## JK
## adder_32bit
module adder_32bit(
    input clk,
    input rst,
    input [31:0] i_a,
    input [31:0] i_b,
    input i_vld,
    output reg [31:0] o_res,
    output reg o_res_vld,
    output reg overflow
);
wire [7:0] shift;
wire [23:0] al_man_a, al_man_b;
wire sign_a, sign_b, sign_res;
wire [7:0] exp_a, exp_b, exp_res;
wire [23:0] man_a, man_b, man_res;
wire [24:0] res;
wire operation_overflow;
assign sign_a = i_a[31];
assign sign_b = i_b[31];
assign exp_a = i_a[30:23];
assign exp_b = i_b[30:23];
assign man_a = (exp_a == 8'b0) ? {1'b0, i_a[22:0]} : {1'b1, i_a[22:0]};  
assign man_b = (exp_b == 8'b0) ? {1'b0, i_b[22:0]} : {1'b1, i_b[22:0]};
wire is_nan_a = ((exp_a == 8'b11111111) && (man_a[22:0] != 0));  
wire is_nan_b = ((exp_b == 8'b11111111) && (man_b[22:0] != 0));
wire is_inf_a = ((exp_a == 8'b11111111) && (man_a[22:0] == 0));
wire is_inf_b = ((exp_b == 8'b11111111) && (man_b[22:0] == 0));
wire is_zero_a = ((i_a[30:0] == 0));  
wire is_zero_b = ((i_b[30:0] == 0));
CompareAndShift32Bit u_CompareAndShift32Bit (
    .exp_a(exp_a),           
    .exp_b(exp_b),           
    .man_a(man_a),           
    .man_b(man_b),           
    .al_man_a(al_man_a),     
    .al_man_b(al_man_b),     
    .shift(shift)            
);
Addition32Bit u_Addition32Bit (
    .sign_a(sign_a),         
    .sign_b(sign_b),         
    .a(al_man_a),            
    .b(al_man_b),            
    .res(res),               
    .sign_res(sign_res)      
);
Normalization32Bit u_Normalization32Bit (
    .res(res),                                   
    .exp_base((exp_a > exp_b) ? exp_a : exp_b),  
    .man_res(man_res),                           
    .exp_res(exp_res),                           
    .overflow(operation_overflow)                
);
always @(posedge clk or posedge rst) begin
    if (rst) begin
        o_res <= 32'b0;
        o_res_vld <= 1'b0;
        overflow <= 1'b0;
    end else if (i_vld) begin
        if (is_nan_a || is_nan_b || (is_inf_a && is_inf_b && (sign_a != sign_b))) begin
            o_res <= 32'h7FC00000;  
            overflow <= 1'b1;
        end 
  ...
Size in the first run: roughly 5000 cells after synthesis, roughly 34 flip-flops, about 100 I/O pins.
make LEC_CHECK=0 ABC_AREA=1 CAP_MARGIN=20 CORE_MARGIN=2 CORE_UTILIZATION=40 CTS_CLUSTER_DIAMETER=125 GPL_TIMING_DRIVEN=0 SLEW_MARGIN=20 finish   # period 40.0 ns
run.sh (not shown) runs the stock make flow with config.mk's settings and CLKGATE_MAP_FILE=.
Relative to JK, the following input files were edited for MS:
diff --git a/flow/config.mk b/flow/config.mk
--- a/flow/config.mk
+++ b/flow/config.mk
@@ -7,8 +7,5 @@
 export LEC_CHECK = 0
-export ABC_AREA = 1
 export CAP_MARGIN = 20
 export CORE_MARGIN = 2
-export CORE_UTILIZATION = 40
-export CTS_CLUSTER_DIAMETER = 125
-export GPL_TIMING_DRIVEN = 0
+export CORE_UTILIZATION = 56
 export SLEW_MARGIN = 20
==> flow/constraint.sdc <==
create_clock -name core_clock -period 13.6 [get_ports {clk}]
set_input_delay 2.7200 -clock core_clock [delete_from_list [all_inputs] [get_ports {clk}]]
set_output_delay 2.7200 -clock core_clock [all_outputs]
set_load 0.01 [all_outputs]
==> results <==
- Seen in the log of MS: GRT-0232 during 5_1_grt, after which the run never completed.
- Between MS and JK, it is MS whose worst slack after detailed placement is lower, by 20.18 ns.
- Relative to JK, the post-detailed-placement cell area measured on MS has increased by more than 10%.
- Diff JK -> MS | die size | decrease of 39%
- Number of cells in the design after placement: lower on MS
- Going from JK to MS, chip area estimate from yosys synthesis shrinks by 15%.
- In the metrics for JK and MS, the one carrying the higher proportion of synthesized area in mux cells is MS.
- JK has a higher area after synthesis than MS.
> inputs changed (MS -> AL)
diff --git a/flow/config.mk b/flow/config.mk
--- a/flow/config.mk
+++ b/flow/config.mk
@@ -7,5 +7,9 @@
 export LEC_CHECK = 0
+export ABC_AREA = 1
 export CAP_MARGIN = 20
 export CORE_MARGIN = 2
-export CORE_UTILIZATION = 56
+export CORE_UTILIZATION = 72
+export CTS_CLUSTER_DIAMETER = 362
+export CTS_CLUSTER_SIZE = 99
+export SETUP_SLACK_MARGIN = -1.22
 export SLEW_MARGIN = 20
## What came out
- Status for MS and AL: no clean run
- Summary of AL over MS: die size shows a reduction of about 9%, post-synthesis compound-gate area fraction shows a reduction of 15 points, core utilization at floorplan shows an increase of 16 points.
- MS -> AL: area after synthesis increased by more than 10%
- Area fraction in mux cells (higher): MS
- Per the comparison of AL with MS, core area down 0.0035 sq mm, post-synthesis xor/xnor area fraction has decreased.
Edits applied to the flow inputs when going from AL to TR:
==> flow/config.mk <==
export PLATFORM = sky130hd
export DESIGN_NAME = adder_32bit
export DESIGN_NICKNAME = adder_32bit
export VERILOG_FILES = /design/flow/design.v
export SDC_FILE = /design/flow/constraint.sdc
export NUM_CORES = 4
export LEC_CHECK = 0
export CAP_MARGIN = 20
export CORE_MARGIN = 2
export CORE_UTILIZATION = 40
export SLEW_MARGIN = 20
==> flow/constraint.sdc <==
create_clock -name core_clock -period 39.1 [get_ports {clk}]
set_input_delay 7.8200 -clock core_clock [delete_from_list [all_inputs] [get_ports {clk}]]
set_output_delay 7.8200 -clock core_clock [all_outputs]
set_load 0.01 [all_outputs]
Findings:
- Core utilization before placement (TR over AL): decrease, 32 points
- Sequential cell area fraction in the yosys report is lower on AL
- Per the comparison of TR with AL, synthesized instance count has decreased, post-synthesis cell count from yosys went down about 25%.
- Summary of TR over AL: number of nets at floorplan went down by 24%; number of library cell types mapped by synthesis has increased; row count increased by 17 relative to the old numbers; chip footprint now larger; area after synthesis decreased by 15% relative to the old numbers.
- TR completed every stage of the flow, and the final layout passed the timing, design-rule and antenna checks.
Changes in PW relative to TR:
diff --git a/flow/config.mk b/flow/config.mk
--- a/flow/config.mk
+++ b/flow/config.mk
@@ -9,3 +9,3 @@
 export CORE_MARGIN = 2
-export CORE_UTILIZATION = 40
+export CORE_UTILIZATION = 12
 export SLEW_MARGIN = 20
==> flow/constraint.sdc <==
create_clock -name core_clock -period 41.5 [get_ports {clk}]
set_input_delay 8.3000 -clock core_clock [delete_from_list [all_inputs] [get_ports {clk}]]
set_output_delay 8.3000 -clock core_clock [all_outputs]
set_load 0.01 [all_outputs]
==> results <==
Core utilization was higher in TR than in PW.
Taking TR as the reference, in PW final critical-path share of the clock period fell by 0.26 points, worst setup slack now sits higher.
Delta (PW minus TR): post-CTS clock slew at the launch and capture registers of the worst setup and hold paths now sits at about the same level, synthesis-to-finish area growth now sits higher, worst hold slack now sits higher, routed wire length now sits higher.
Comparing TR and PW, the higher via count of the first global-routing pass was measured on PW.
TR → PW: total routing usage reported by global routing fell by 18 points.
